==> inputs of run a <==
==> flow/design.v <==
module div 
	#(
		parameter W=32,
					 CBIT=6		 
	 )
	(
		input wire clk, reset, str_trg,
		input wire [W-1:0] dvsr, dvnd,
		output reg ready, done_trg,
		output wire [W-1:0] quo,rmd
	);
	localparam [1:0]
		idle = 2'b00,
		op = 2'b01,
		last = 2'b10,
		done = 2'b11;
	reg [1:0] state_reg, state_next;
	reg [W-1:0] rh_reg, rh_next, rl_reg, rl_next, rh_tmp, d_reg, d_next;
	reg [CBIT-1:0] n_reg, n_next;
	reg q_bit, start;
	always @ (posedge clk, posedge reset)
		if (reset)
		begin
			state_reg<=idle;
			rh_reg<=0;
			rl_reg<=0;
			d_reg<=0;
			n_reg<=0;
		end
		else
		begin
			state_reg<=state_next;
			rh_reg<=rh_next;
			rl_reg<=rl_next;
			d_reg<=d_next;
			n_reg<=n_next;
		end
		always @*
		begin
			start = str_trg;
			state_next = state_reg;
			ready = 1'b0;
			done_trg = 1'b0;
			rh_next = rh_reg;
			rl_next = rl_reg;
			d_next = d_reg;
			n_next = n_reg;
			case (state_reg)
				idle:
				begin
					ready = 1'b1;
					if (start)
					begin
						rh_next = 0;
						rl_next = dvnd;   
						d_next = dvsr;    
						n_next = W+1;     
						state_next = op;
					end
				end
				op:
				begin
					rl_next  = {rl_reg[W-2:0], q_bit};
					rh_next = {rh_tmp[W-2:0], rl_reg[W-1]};
					n_next = n_reg-1;
					if (n_next==1)
						state_next = last;
				end
				last:  
				begin
					rl_next = {rl_reg[W-2:0], q_bit};
					rh_next = rh_tmp;
					state_next = done;
				end
				done:
				begin
					done_trg = 1'b1;
					state_next = idle;
				end
				default: state_next = idle;
			endcase
		end
		always @*
			if (rh_reg >= d_reg)
			begin
				rh_tmp = rh_reg - d_reg;
				q_bit=1'b1;
			end
			else
			begin
				rh_tmp = rh_reg;
				q_bit = 1'b0;
			end
		assign quo = rl_reg;
		assign rmd = rh_reg;
endmodule
module div_avalon
	#(
		parameter W     = 32,
				  CBIT  = 6		 
	 )
	(
		input wire clk, reset,
		input wire [2:0] div_address,
		input wire div_chipselect,
		input wire div_write,
		input wire [W-1:0] div_writedata,
		output wire [W-1:0] div_readdata,
		output wire div_irq,
		output wire div_rdy
	);
    localparam [2:0]
        SET_DIVIDEND  = 3'h0,
        SET_DIVISOR   = 3'h1,
        START         = 3'h2,
        GET_QUOTIENT  = 3'h3,
        GET_REMAINDER = 3'h4,
        GET_READY     = 3'h5,
        DONE_TRG      = 3'h6;
	wire div_start, div_ready, set_done_trg, clr_done_trg;
	reg [W-1:0] dvnd_reg, dvsr_reg;
	reg done_trg_reg;
	wire [W-1:0] quo, rmd;
	wire wr_en, wr_dvnd, wr_dvsr;
	div #(.W(32), .CBIT(6)) d1
		 ( .clk(clk), .reset(reset), .str_trg(div_start), .dvsr(dvsr_reg), .dvnd(dvnd_reg),   
		   .ready(div_ready), .done_trg(set_done_trg), .quo(quo), .rmd(rmd));         
	always @ (posedge clk, posedge reset)
	begin
		if (reset)
		begin
			dvnd_reg <= 0;
			dvsr_reg <= 0;
			done_trg_reg <= 0;
		end
		else
		begin
			if (wr_dvnd)
				dvnd_reg <= div_writedata;
			if (wr_dvsr)
				dvsr_reg <= div_writedata;
			if (set_done_trg)
				done_trg_reg <= 1'b1;
			else if (clr_done_trg)
				done_trg_reg <= 1'b0;
		end
	end
	assign wr_en = div_write & div_chipselect;
	assign wr_dvnd = (div_address == SET_DIVIDEND) & wr_en;
	assign wr_dvsr = (div_address == SET_DIVISOR) & wr_en;
	assign div_start = (div_address == START) & wr_en;
	assign clr_done_trg = (div_address == DONE_TRG) & wr_en;
	assign div_readdata = (div_address == GET_QUOTIENT) ? quo :
								 (div_address == GET_REMAINDER) ? rmd :
								 (div_address == GET_READY) ? {31'b0, div_ready} : {31'b0, done_trg_reg};
	assign div_rdy = div_ready;
	assign div_irq = done_trg_reg;
endmodule
==> flow/run.sh <==
#!/bin/bash
# the make line also repeats each setting of config.mk as NAME=value (left out here)
make -C /OpenROAD-flow-scripts/flow DESIGN_CONFIG=/design/flow/config.mk WORK_HOME=/design/flow/orfs CLKGATE_MAP_FILE= finish
==> flow/config.mk <==
export PLATFORM = sky130hd
export DESIGN_NAME = div_avalon
export DESIGN_NICKNAME = div_avalon
export VERILOG_FILES = /design/flow/design.v
export SDC_FILE = /design/flow/constraint.sdc
export NUM_CORES = 4
export LEC_CHECK = 0
export CAP_MARGIN = 20
export CORE_MARGIN = 2
export CORE_UTILIZATION = 55
export CTS_CLUSTER_DIAMETER = 42
export SETUP_SLACK_MARGIN = 0.69
export SLEW_MARGIN = 20
export TNS_END_PERCENT = 5
==> flow/constraint.sdc <==
create_clock -name core_clock -period 2.65 [get_ports {clk}]
set_input_delay 0.5300 -clock core_clock [delete_from_list [all_inputs] [get_ports {clk}]]
set_output_delay 0.5300 -clock core_clock [all_outputs]
set_load 0.01 [all_outputs]
==> inputs of run b, as changes to run a <==
- CORE_UTILIZATION: 55 -> 72
- CTS_CLUSTER_DIAMETER: 42 -> default
- MAX_ROUTING_LAYER: default -> met4
- SETUP_SLACK_MARGIN: 0.69 -> 0.63
==> flow/constraint.sdc (replaced) <==
create_clock -name core_clock -period 2.39 [get_ports {clk}]
set_input_delay 0.4780 -clock core_clock [delete_from_list [all_inputs] [get_ports {clk}]]
set_output_delay 0.4780 -clock core_clock [all_outputs]
set_load 0.01 [all_outputs]
==> summary of the runs <==
- Run b ended with an error in 4_1_cts with DPL-0038. Run a produced a layout that fails on setup timing.
- Synthesized cell count is the same in run b and run a.
- Area after synthesis is the same in run b and run a.
- Die size: run b is smaller than run a (23%).
==> figures <==
metric                                                       run a           run b
Pre-Place Util                                               56.6%           74.3%
Final RePlAce weighted congestion                            0.914            1.11
Dpl hpwl                                             19200 microns   20800 microns
Placement Rows                                                  47              41
Total placed cells including tap cells                        1330            1282
Die Width                                              135 microns     119 microns
Pre-CTS WS                                                 -545 ps         -757 ps
Total core area                                        16700 sq um     12700 sq um
Chip area                                              18200 sq um     14100 sq um
Overall die height                                     135 microns     119 microns
Run status                              complete, but fails checks  did not finish
Last stage reached                                               -         4_1_cts
Violated checks                                       setup timing               -
